==> v32: inputs <==
==> flow/design.v <==
module incline_sat(
    input [12:0] incline,
    output [9:0] incline_sat
);
assign incline_sat = (~incline[12] && |incline[12:9]) ? 10'h1FF : 
                    (incline[12] && ~(&incline[12:9])) ? 10'h200 : incline[9:0];
endmodule
module desiredDrive(
    input [11:0] avg_torque,
    input [4:0] cadence,
    input not_pedaling,
    input [12:0] incline,
    input [2:0] scale,
    output [11:0] target_curr
);
localparam TORQUE_MIN = 12'h380;
localparam TOO_SMALL = 5'h05;
logic [9:0] inc_sat;
incline_sat i1( .incline(incline), .incline_sat(inc_sat));
logic [10:0] incline_factor;
assign incline_factor = {inc_sat[9], inc_sat[9:0]} + 11'd256;
logic [8:0] incline_factor_limit;
assign incline_factor_limit = (incline_factor[10] == 1'b1) ? 9'h000 : (incline_factor[9]) ? 9'h1FF : incline_factor[8:0];
logic [5:0] cadence_factor;
assign cadence_factor = (|cadence[4:1]) ? ({1'b0, cadence} + 6'd32) : 6'h00;
logic [12:0]torque_off;
assign torque_off = {1'b0, avg_torque} - {1'b0, TORQUE_MIN};
logic [12:0] torque_pos;
assign torque_pos = (torque_off[12] == 1'b1) ? 12'h000 : torque_off[11:0];
logic [30:0]assist_prod;
assign assist_prod = not_pedaling ? 30'h00000000 : (torque_pos * incline_factor_limit * cadence_factor * scale);
assign target_curr = (|assist_prod[29:27]) ? 12'hFFF : assist_prod[26:15];
endmodule
module desiredDrive_reg(
    input clk, rst_n,
    input [11:0] avg_torque,
    input [4:0] cadence,
    input not_pedaling,
    input [12:0] incline,
    input [2:0] scale,
    output logic [11:0] target_curr
);
logic [11:0] avg_torque_r;
logic [4:0] cadence_r;
logic not_pedaling_r;
logic [12:0] incline_r;
logic [2:0] scale_r;
logic [11:0] target_curr_nxt;
always_ff @(posedge clk, negedge rst_n) begin
    if (!rst_n) begin
        avg_torque_r <= 12'h000;
        cadence_r <= 5'h00;
        not_pedaling_r <= 1'b0;
        incline_r <= 13'h0000;
        scale_r <= 3'h0;
    end
    else begin
        avg_torque_r <= avg_torque;
        cadence_r <= cadence;
        not_pedaling_r <= not_pedaling;
        incline_r <= incline;
        scale_r <= scale;
    end
end
desiredDrive iDD(.avg_torque(avg_torque_r), .cadence(cadence_r), .not_pedaling(not_pedaling_r),
                 .incline(incline_r), .scale(scale_r), .target_curr(target_curr_nxt));
always_ff @(posedge clk, negedge rst_n) begin
    if (!rst_n)
        target_curr <= 12'h000;
    else
        target_curr <= target_curr_nxt;
end
endmodule
==> flow/run.sh <==
#!/bin/bash
# the make line also repeats each setting of config.mk as NAME=value (left out here)
make -C /OpenROAD-flow-scripts/flow DESIGN_CONFIG=/design/flow/config.mk WORK_HOME=/design/flow/orfs CLKGATE_MAP_FILE= finish
==> flow/config.mk <==
export PLATFORM = sky130hd
export DESIGN_NAME = desiredDrive_reg
export DESIGN_NICKNAME = desiredDrive_reg
export VERILOG_FILES = /design/flow/design.v
export SDC_FILE = /design/flow/constraint.sdc
export NUM_CORES = 4
export LEC_CHECK = 0
export ABC_AREA = 1
export CAP_MARGIN = 20
export CORE_MARGIN = 2
export CORE_UTILIZATION = 68
export CTS_CLUSTER_DIAMETER = 309
export CTS_CLUSTER_SIZE = 99
export SETUP_SLACK_MARGIN = 2.4
export SLEW_MARGIN = 20
export TNS_END_PERCENT = 10
==> flow/constraint.sdc <==
create_clock -name core_clock -period 10.7 [get_ports {clk}]
set_input_delay 2.1400 -clock core_clock [delete_from_list [all_inputs] [get_ports {clk}]]
set_output_delay 2.1400 -clock core_clock [all_outputs]
set_load 0.01 [all_outputs]
==> inputs of v18, as changes to v32 <==
==> flow/config.mk (replaced) <==
export PLATFORM = sky130hd
export DESIGN_NAME = desiredDrive_reg
export DESIGN_NICKNAME = desiredDrive_reg
export VERILOG_FILES = /design/flow/design.v
export SDC_FILE = /design/flow/constraint.sdc
export NUM_CORES = 4
export LEC_CHECK = 0
export CAP_MARGIN = 40
export CORE_MARGIN = 2
export CORE_UTILIZATION = 72
export PLACE_DENSITY = 0.38
export SLEW_MARGIN = 20
==> flow/constraint.sdc (replaced) <==
create_clock -name core_clock -period 11.2 [get_ports {clk}]
set_input_delay 2.2400 -clock core_clock [delete_from_list [all_inputs] [get_ports {clk}]]
set_output_delay 2.2400 -clock core_clock [all_outputs]
set_load 0.01 [all_outputs]
==> inputs of v15, as changes to v32 <==
==> flow/config.mk (replaced) <==
export PLATFORM = sky130hd
export DESIGN_NAME = desiredDrive_reg
export DESIGN_NICKNAME = desiredDrive_reg
export VERILOG_FILES = /design/flow/design.v
export SDC_FILE = /design/flow/constraint.sdc
export NUM_CORES = 4
export LEC_CHECK = 0
export CAP_MARGIN = 0
export CORE_MARGIN = 2
export CORE_UTILIZATION = 72
export PLACE_DENSITY = 0.38
export SLEW_MARGIN = 20
==> flow/constraint.sdc (replaced) <==
create_clock -name core_clock -period 11.2 [get_ports {clk}]
set_input_delay 2.2400 -clock core_clock [delete_from_list [all_inputs] [get_ports {clk}]]
set_output_delay 2.2400 -clock core_clock [all_outputs]
set_load 0.01 [all_outputs]
==> inputs of v17, as changes to v32 <==
==> flow/config.mk (replaced) <==
export PLATFORM = sky130hd
export DESIGN_NAME = desiredDrive_reg
export DESIGN_NICKNAME = desiredDrive_reg
export VERILOG_FILES = /design/flow/design.v
export SDC_FILE = /design/flow/constraint.sdc
export NUM_CORES = 4
export LEC_CHECK = 0
export CAP_MARGIN = 20
export CORE_MARGIN = 2
export CORE_UTILIZATION = 40
export CTS_CLUSTER_DIAMETER = 333
export CTS_CLUSTER_SIZE = 100
export SLEW_MARGIN = 20
export TNS_END_PERCENT = 10
==> flow/constraint.sdc (replaced) <==
create_clock -name core_clock -period 13.0 [get_ports {clk}]
set_input_delay 2.6000 -clock core_clock [delete_from_list [all_inputs] [get_ports {clk}]]
set_output_delay 2.6000 -clock core_clock [all_outputs]
set_load 0.01 [all_outputs]
==> comparison table <==
metric                                                                                   v18                     v17                         v15                         v32
Status                                                            complete, but fails checks  timing/DRC/antenna clean  complete, but fails checks  complete, but fails checks
Reasons for failing layout checks                                               setup timing                       -                setup timing                setup timing
Post-Place Setup Slack                                                               -455 ps                  692 ps                     -426 ps                     -582 ps
Antenna diode instance count                                                               2                       0                           0                           0
Met1 usage in global routing                                                           48.7%                   26.4%                       46.1%                       43.8%
Max Clock Freq                                                                      75.8 MHz                82.6 MHz                    85.1 MHz                    89.9 MHz
Register Area                                                                    0.00115 mm²             0.00115 mm²                 0.00115 mm²                 0.00115 mm²
Non-clock buffer instance count of the final layout                                      238                      63                         200                         193
Post-placement cell area                                                          0.0126 mm²              0.0120 mm²                  0.0126 mm²                  0.0133 mm²
Yosys top cell by instances                                           sky130_fd_sc_hd__inv_1  sky130_fd_sc_hd__inv_1      sky130_fd_sc_hd__inv_1    sky130_fd_sc_hd__nand2_1
Average via count per standard cell                                                     7.19                    5.07                        6.23                        5.63
Hold Slack                                                                            866 ps                  770 ps                      830 ps                      657 ps
Post-synthesis area per instance                                                    8.38 µm²                8.38 µm²                    8.38 µm²                    7.42 µm²
Total of endpoints with negative setup slack in the final report                          12                       0                          12                          12
End point of the critical path                                               target_curr[11]          target_curr[6]              target_curr[5]              target_curr[9]
Share of the final layout cell area in sequential cells                                8.11%                   9.47%                       8.43%                       8.47%
Total vias in the final route                                                          12389                    8770                       10471                       10739
Number of standard cells reported by yosys                                              1324                    1324                        1324                        1514
Non-clock inverter count                                                                 249                     249                         249                         326
